// alu
module alu #(
	parameter DATA_WIDTH = 32,
	parameter INST_WIDTH = 4
)(
	input                   i_clk,
	input                   i_rst_n,
	input  [DATA_WIDTH-1:0] i_data_a,
	input  [DATA_WIDTH-1:0] i_data_b,
	input  [INST_WIDTH-1:0] i_inst,
	input                   i_valid,
	output [DATA_WIDTH-1:0] o_data,
	output                  o_overflow,
	output                  o_valid
);
Size in the first run: ~5000 cells after synthesis, roughly 34 flip-flops, ~110 I/O pins.
make LEC_CHECK=0 CAP_MARGIN=20 CELL_PAD_IN_SITES_GLOBAL_PLACEMENT=1 CORE_MARGIN=2 CORE_UTILIZATION=57 CTS_CLUSTER_DIAMETER=33 CTS_CLUSTER_SIZE=95 GPL_TIMING_DRIVEN=1 PLACE_DENSITY_LB_ADDON=0.23 SETUP_SLACK_MARGIN=-0.61 SLEW_MARGIN=5 TNS_END_PERCENT=25 finish   # period 10.9 ns
run.sh (not shown) runs the stock make flow with config.mk's settings and CLKGATE_MAP_FILE=.
The baseline reached the layout checks and failed them: setup timing.
Rerun with:
Settings changed: CELL_PAD_IN_SITES_GLOBAL_PLACEMENT 1 to 0, CORE_UTILIZATION 57 to 72, CTS_CLUSTER_DIAMETER 33 to 203, CTS_CLUSTER_SIZE 95 to 24, PLACE_DENSITY set to 0.62, PLACE_DENSITY_LB_ADDON 0.23 to not set.
Clock period 10.9 ns to 9.4 ns, I/O delays scaled along.
Result: This time the run aborted during global routing, error GRT-0116; synthesized area does not change; die area went down by about a fifth; synthesized cell count is unchanged.
Rerun with:
Settings changed: CORE_ASPECT_RATIO set to 0.63, CTS_CLUSTER_DIAMETER 203 to 33, CTS_CLUSTER_SIZE 24 to 37, PLACE_DENSITY 0.62 to not set, PLACE_DENSITY_LB_ADDON set to 0.23, SETUP_SLACK_MARGIN -0.61 to 1.5.
Clock period 9.4 ns to 10.9 ns, I/O delays scaled along.
Effect: This time the run ran to the end with no violations. Synthesized area does not change. Synthesized cell count does not change. Die size barely changes.

* * *

alu again, from the RTL that the note above started with.
==> flow/design.v (excerpt) <==
module alu #(
	parameter DATA_WIDTH = 32,
	parameter INST_WIDTH = 4
)(
	input                   i_clk,
	input                   i_rst_n,
	input  [DATA_WIDTH-1:0] i_data_a,
	input  [DATA_WIDTH-1:0] i_data_b,
	input  [INST_WIDTH-1:0] i_inst,
	input                   i_valid,
	output [DATA_WIDTH-1:0] o_data,
	output                  o_overflow,
	output                  o_valid
);
clock: 9.42 ns
lec_check: 0
cap_margin: 20
core_margin: 2
core_utilization: 72
cts_cluster_size: 22
place_density: 0.67
setup_slack_margin: -0.73
slew_margin: 20
The baseline ended with an error in 5_1_grt (GRT-0116).
Change:
CORE_UTILIZATION = 68   (was 72)
CTS_CLUSTER_SIZE = default   (was 22)
PLACE_DENSITY = default   (was 0.67)
SETUP_SLACK_MARGIN = 1.36   (was -0.73)
clock period = 10.5 ns   (was 9.42 ns; I/O delays follow)
Outcome:
- The changed run ended with an error in 5_1_grt
- area after synthesis is unchanged
- die size grows by 5.8%
- synthesized cell count does not change
Change:
CORE_ASPECT_RATIO = 1.58   (was default)
CORE_UTILIZATION = 40   (was 68)
GPL_TIMING_DRIVEN = 0   (was default)
SETUP_SLACK_MARGIN = default   (was 1.36)
clock period = 12.0 ns   (was 10.5 ns; I/O delays follow)
What happened: This time the run finished but failed the layout checks on setup timing. Area after synthesis is unchanged. Die size increases by well over a third. Synthesized cell count does not change.
Change:
CORE_ASPECT_RATIO = default   (was 1.58)
GPL_TIMING_DRIVEN = default   (was 0)
Result: The changed run went through all stages and came out clean. Routed wire length shrinks by 31%. Final cell count shrinks by 2.3%. Area after synthesis is unchanged. Clock-buffer cell count stays the same. Via count shrinks by 6.6%. Core utilization shrinks by 0.39 points. Design area shrinks by 0.90%. Fmax grows by 3.6%. Global-route usage shrinks by 14 points. Die size is about the same.
Change:
CELL_PAD_IN_SITES_DETAIL_PLACEMENT = 1   (was default)
CELL_PAD_IN_SITES_GLOBAL_PLACEMENT = 3   (was default)
CORE_ASPECT_RATIO = 1.58   (was default)
CORE_MARGIN = 10   (was 2)
CORE_UTILIZATION = 47   (was 40)
GPL_ROUTABILITY_DRIVEN = 0   (was default)
GPL_TIMING_DRIVEN = 0   (was default)
HOLD_SLACK_MARGIN = 0.05   (was default)
SETUP_SLACK_MARGIN = 2.44   (was default)
Effect: The changed run ended with an error in 3_3_place_gp (GPL-0301). Synthesized cell count stays the same. Synthesized area is unchanged. Die area went down by 5.0%.

* * *

alu again, from the RTL that the note above started with.
Settings: LEC_CHECK=0, ABC_AREA=1, CAP_MARGIN=10, CORE_MARGIN=2, CORE_UTILIZATION=51, CTS_CLUSTER_DIAMETER=337, CTS_CLUSTER_SIZE=100, SLEW_MARGIN=20, TNS_END_PERCENT=5; clock period 12.0 ns.
Rerun with:
--- a/flow/config.mk
+++ b/flow/config.mk
@@ -8,2 +8 @@
-export ABC_AREA = 1
-export CAP_MARGIN = 10
+export CAP_MARGIN = 20
@@ -12,2 +11 @@
-export CTS_CLUSTER_DIAMETER = 337
-export CTS_CLUSTER_SIZE = 100
+export SETUP_SLACK_MARGIN = 1.91
@@ -15 +12,0 @@
-export TNS_END_PERCENT = 5
==> flow/constraint.sdc (replaced) <==
create_clock -name core_clock -period 6.47 [get_ports {i_clk}]
set_input_delay 1.2940 -clock core_clock [delete_from_list [all_inputs] [get_ports {i_clk}]]
set_output_delay 1.2940 -clock core_clock [all_outputs]
set_load 0.01 [all_outputs]
What happened: This time the run reached the layout checks and failed them: negative setup slack; wire length came out lower by 4.8%; critical path depth rose by 2; non-clock buffer count climbs by 909; global-route usage goes up by 3.2 points.

* * *

The RTL this note starts from:
==> flow/design.v <==
module alu #(
	parameter DATA_WIDTH = 32,
	parameter INST_WIDTH = 4
)(
	input                   i_clk,
	input                   i_rst_n,
	input  [DATA_WIDTH-1:0] i_data_a,
	input  [DATA_WIDTH-1:0] i_data_b,
	input  [INST_WIDTH-1:0] i_inst,
	input                   i_valid,
	output [DATA_WIDTH-1:0] o_data,
	output                  o_overflow,
	output                  o_valid
);
	reg [DATA_WIDTH - 1:0] o_data_r, o_data_w;
	reg o_overflow_r, o_overflow_w;
	reg o_valid_r, o_valid_w;
	reg [2 * DATA_WIDTH - 1:0] o_mul_temp;
	integer i;
	assign o_data = o_data_r;
	assign o_overflow = o_overflow_r;
	assign o_valid = o_valid_r;
	always @(*) begin
		if (i_valid) begin
			case (i_inst)
				4'd0: begin
					o_data_w = i_data_a + i_data_b;
					if (i_data_a[DATA_WIDTH - 1] && i_data_b[DATA_WIDTH - 1] && ~o_data_w[DATA_WIDTH - 1]) begin
						o_overflow_w = 1;
					end
					else if (~i_data_a[DATA_WIDTH - 1] && ~i_data_b[DATA_WIDTH - 1] && o_data_w[DATA_WIDTH - 1]) begin
						o_overflow_w = 1;
					end
					else begin
						o_overflow_w = 0;
					end
					o_valid_w = 1;
				end
				4'd1: begin
					o_data_w = i_data_a - i_data_b;
					if (~i_data_a[DATA_WIDTH - 1] && i_data_b[DATA_WIDTH - 1] && o_data_w[DATA_WIDTH - 1]) begin
						o_overflow_w = 1;
					end
					else if (i_data_a[DATA_WIDTH - 1] && ~i_data_b[DATA_WIDTH - 1] && ~o_data_w[DATA_WIDTH - 1]) begin
						o_overflow_w = 1;
					end
					else begin
						o_overflow_w = 0;
					end
					o_valid_w = 1;
				end
				4'd2: begin
					o_data_w = i_data_a * i_data_b;
					if ((i_data_a[DATA_WIDTH - 1] == i_data_b[DATA_WIDTH - 1]) && o_data_w[DATA_WIDTH - 1]) begin
						o_overflow_w = 1;
					end
					else if ((i_data_a[DATA_WIDTH - 1] != i_data_b[DATA_WIDTH - 1]) && ~o_data_w[DATA_WIDTH - 1]) begin
						o_overflow_w = 1;
					end
					else begin
						o_overflow_w = 0;
					end
					o_valid_w = 1;
				end
				4'd3: begin
					if (~i_data_a[DATA_WIDTH - 1] && i_data_b[DATA_WIDTH - 1]) begin
						o_data_w = i_data_a;
					end
					else if (i_data_a[DATA_WIDTH - 1] && ~i_data_b[DATA_WIDTH - 1]) begin
						o_data_w = i_data_b;
					end
					else if (i_data_a > i_data_b) begin
						o_data_w = i_data_a;
					end
					else begin
						o_data_w = i_data_b;
					end
					o_overflow_w = 0;
					o_valid_w = 1;
				end
				4'd4: begin
					if (~i_data_a[DATA_WIDTH - 1] && i_data_b[DATA_WIDTH - 1]) begin
						o_data_w = i_data_b;
					end
					else if (i_data_a[DATA_WIDTH - 1] && ~i_data_b[DATA_WIDTH - 1]) begin
						o_data_w = i_data_a;
					end
					else if (i_data_a < i_data_b) begin
						o_data_w = i_data_a;
					end
					else begin
						o_data_w = i_data_b;
					end
					o_overflow_w = 0;
					o_valid_w = 1;
				end
				4'd5: begin
					{o_overflow_w, o_data_w} = i_data_a + i_data_b;
					o_valid_w = 1;
				end
				4'd6: begin
					o_data_w = i_data_a - i_data_b;
					if (i_data_a < i_data_b) begin
						o_overflow_w = 1;
					end
					else begin
						o_overflow_w = 0;
					end
					o_valid_w = 1;
				end
				4'd7: begin
					o_mul_temp = i_data_a * i_data_b;
					o_overflow_w = 0;
					for (i = DATA_WIDTH; i < 2 * DATA_WIDTH; i = i + 1) begin
						if (o_mul_temp[i]) begin
							o_overflow_w = 1;
						end
					end
					o_data_w = o_mul_temp[DATA_WIDTH - 1:0];
					o_valid_w = 1;
				end
				4'd8: begin
					if (i_data_a > i_data_b) begin
						o_data_w = i_data_a;
					end
					else begin
						o_data_w = i_data_b;
					end
					o_overflow_w = 0;
					o_valid_w = 1;
				end
				4'd9: begin
					if (i_data_a < i_data_b) begin
						o_data_w = i_data_a;
					end
					else begin
						o_data_w = i_data_b;
					end
					o_overflow_w = 0;
					o_valid_w = 1;
				end
				4'd10: begin
					o_data_w = i_data_a & i_data_b;
					o_overflow_w = 0;
					o_valid_w = 1;
				end
				4'd11: begin
					o_data_w = i_data_a | i_data_b;
					o_overflow_w = 0;
					o_valid_w = 1;
				end
				4'd12: begin
					o_data_w = (i_data_a & ~i_data_b) | (~i_data_a & i_data_b);
					o_overflow_w = 0;
					o_valid_w = 1;
				end
				4'd13: begin
					o_data_w = ~i_data_a;
					o_overflow_w = 0;
					o_valid_w = 1;
				end
				4'd14: begin
					for (i = 0; i < DATA_WIDTH; i = i + 1) begin
						o_data_w[i] = i_data_a[DATA_WIDTH - 1 - i];
					end
					o_overflow_w = 0;
					o_valid_w = 1;
				end
				default: begin
					o_overflow_w = 0;
					o_data_w = 0;
					o_valid_w = 1;
				end
			endcase
		end
		else begin
			o_overflow_w = 0;
			o_data_w = 0;
			o_valid_w = 0;
		end
	end
	always @(posedge i_clk or negedge i_rst_n) begin
		if (~i_rst_n) begin
			o_data_r <= 0;
			o_overflow_r <= 0;
			o_valid_r <= 0;
		end
		else begin
			o_data_r <= o_data_w;
			o_overflow_r <= o_overflow_w;
			o_valid_r <= o_valid_w;
		end
	end
endmodule
export LEC_CHECK = 0
export ABC_AREA = 1
export CAP_MARGIN = 0
export CELL_PAD_IN_SITES_DETAIL_PLACEMENT = 1
export CELL_PAD_IN_SITES_GLOBAL_PLACEMENT = 0
export CORE_ASPECT_RATIO = 1.07
export CORE_MARGIN = 3
export CORE_UTILIZATION = 64
export CTS_CLUSTER_DIAMETER = 342
export CTS_CLUSTER_SIZE = 95
export GPL_ROUTABILITY_DRIVEN = 0
export GPL_TIMING_DRIVEN = 1
export HOLD_SLACK_MARGIN = -0.08
export PLACE_DENSITY_LB_ADDON = 0.23
export SETUP_SLACK_MARGIN = -0.69
export SLEW_MARGIN = 10
export TNS_END_PERCENT = 25
create_clock -name core_clock -period 12.9 [get_ports {i_clk}]
The baseline failed in detailed placement with DPL-0033.
Change:
--- a/flow/config.mk
+++ b/flow/config.mk
@@ -8 +7,0 @@
-export ABC_AREA = 1
@@ -10 +8,0 @@
-export CELL_PAD_IN_SITES_DETAIL_PLACEMENT = 1
@@ -12,2 +10 @@
-export CORE_ASPECT_RATIO = 1.07
-export CORE_MARGIN = 3
+export CORE_MARGIN = 10
@@ -17 +13,0 @@
-export GPL_ROUTABILITY_DRIVEN = 0
@@ -21 +16,0 @@
-export SETUP_SLACK_MARGIN = -0.69
- With this change the flow completed with no timing, DRC or antenna violations
- die size falls by about 2.6%
- area after synthesis drops by 13%
- synthesized cell count came out lower by 27%
Change:
--- a/flow/config.mk
+++ b/flow/config.mk
@@ -8 +8,2 @@
-export CAP_MARGIN = 0
+export ABC_AREA = 0
+export CAP_MARGIN = 20
@@ -10,3 +11,3 @@
-export CORE_MARGIN = 10
-export CORE_UTILIZATION = 64
-export CTS_CLUSTER_DIAMETER = 342
+export CORE_MARGIN = 7
+export CORE_UTILIZATION = 72
+export CTS_CLUSTER_DIAMETER = 33
@@ -15,3 +16,3 @@
-export HOLD_SLACK_MARGIN = -0.08
-export PLACE_DENSITY_LB_ADDON = 0.23
-export SLEW_MARGIN = 10
+export PLACE_DENSITY = 0.35
+export SETUP_SLACK_MARGIN = 1.8
+export SLEW_MARGIN = 5
==> flow/constraint.sdc (replaced) <==
create_clock -name core_clock -period 6.88 [get_ports {i_clk}]
set_input_delay 1.3760 -clock core_clock [delete_from_list [all_inputs] [get_ports {i_clk}]]
set_output_delay 1.3760 -clock core_clock [all_outputs]
set_load 0.01 [all_outputs]
This time the run aborted during global routing.
Area after synthesis does not change.
Die area fell by about a fifth.
Synthesized cell count is unchanged.
Change:
--- a/flow/config.mk
+++ b/flow/config.mk
@@ -8 +7,0 @@
-export ABC_AREA = 0
@@ -11 +10 @@
-export CORE_MARGIN = 7
+export CORE_MARGIN = 3
@@ -14 +13 @@
-export CTS_CLUSTER_SIZE = 95
+export CTS_CLUSTER_SIZE = 37
@@ -16,2 +15,2 @@
-export PLACE_DENSITY = 0.35
-export SETUP_SLACK_MARGIN = 1.8
+export PLACE_DENSITY_LB_ADDON = 0.23
+export SETUP_SLACK_MARGIN = -0.61
==> flow/constraint.sdc (replaced) <==
create_clock -name core_clock -period 10.9 [get_ports {i_clk}]
set_input_delay 2.1800 -clock core_clock [delete_from_list [all_inputs] [get_ports {i_clk}]]
set_output_delay 2.1800 -clock core_clock [all_outputs]
set_load 0.01 [all_outputs]
Effect:
- Now the flow finished but fails on negative setup slack
- synthesized cell count stays the same
- synthesized area is unchanged
- die size is lower by 6.3%
Change:
--- a/flow/config.mk
+++ b/flow/config.mk
@@ -10 +10 @@
-export CORE_MARGIN = 3
+export CORE_MARGIN = 2
@@ -16 +16 @@
-export SETUP_SLACK_MARGIN = -0.61
+export SETUP_SLACK_MARGIN = 1.44
@@ -18 +18 @@
-export TNS_END_PERCENT = 25
+export TNS_END_PERCENT = 50
The new run did not get past global routing; synthesized area stays the same; synthesized cell count does not change; die size came out lower by 1.6%.
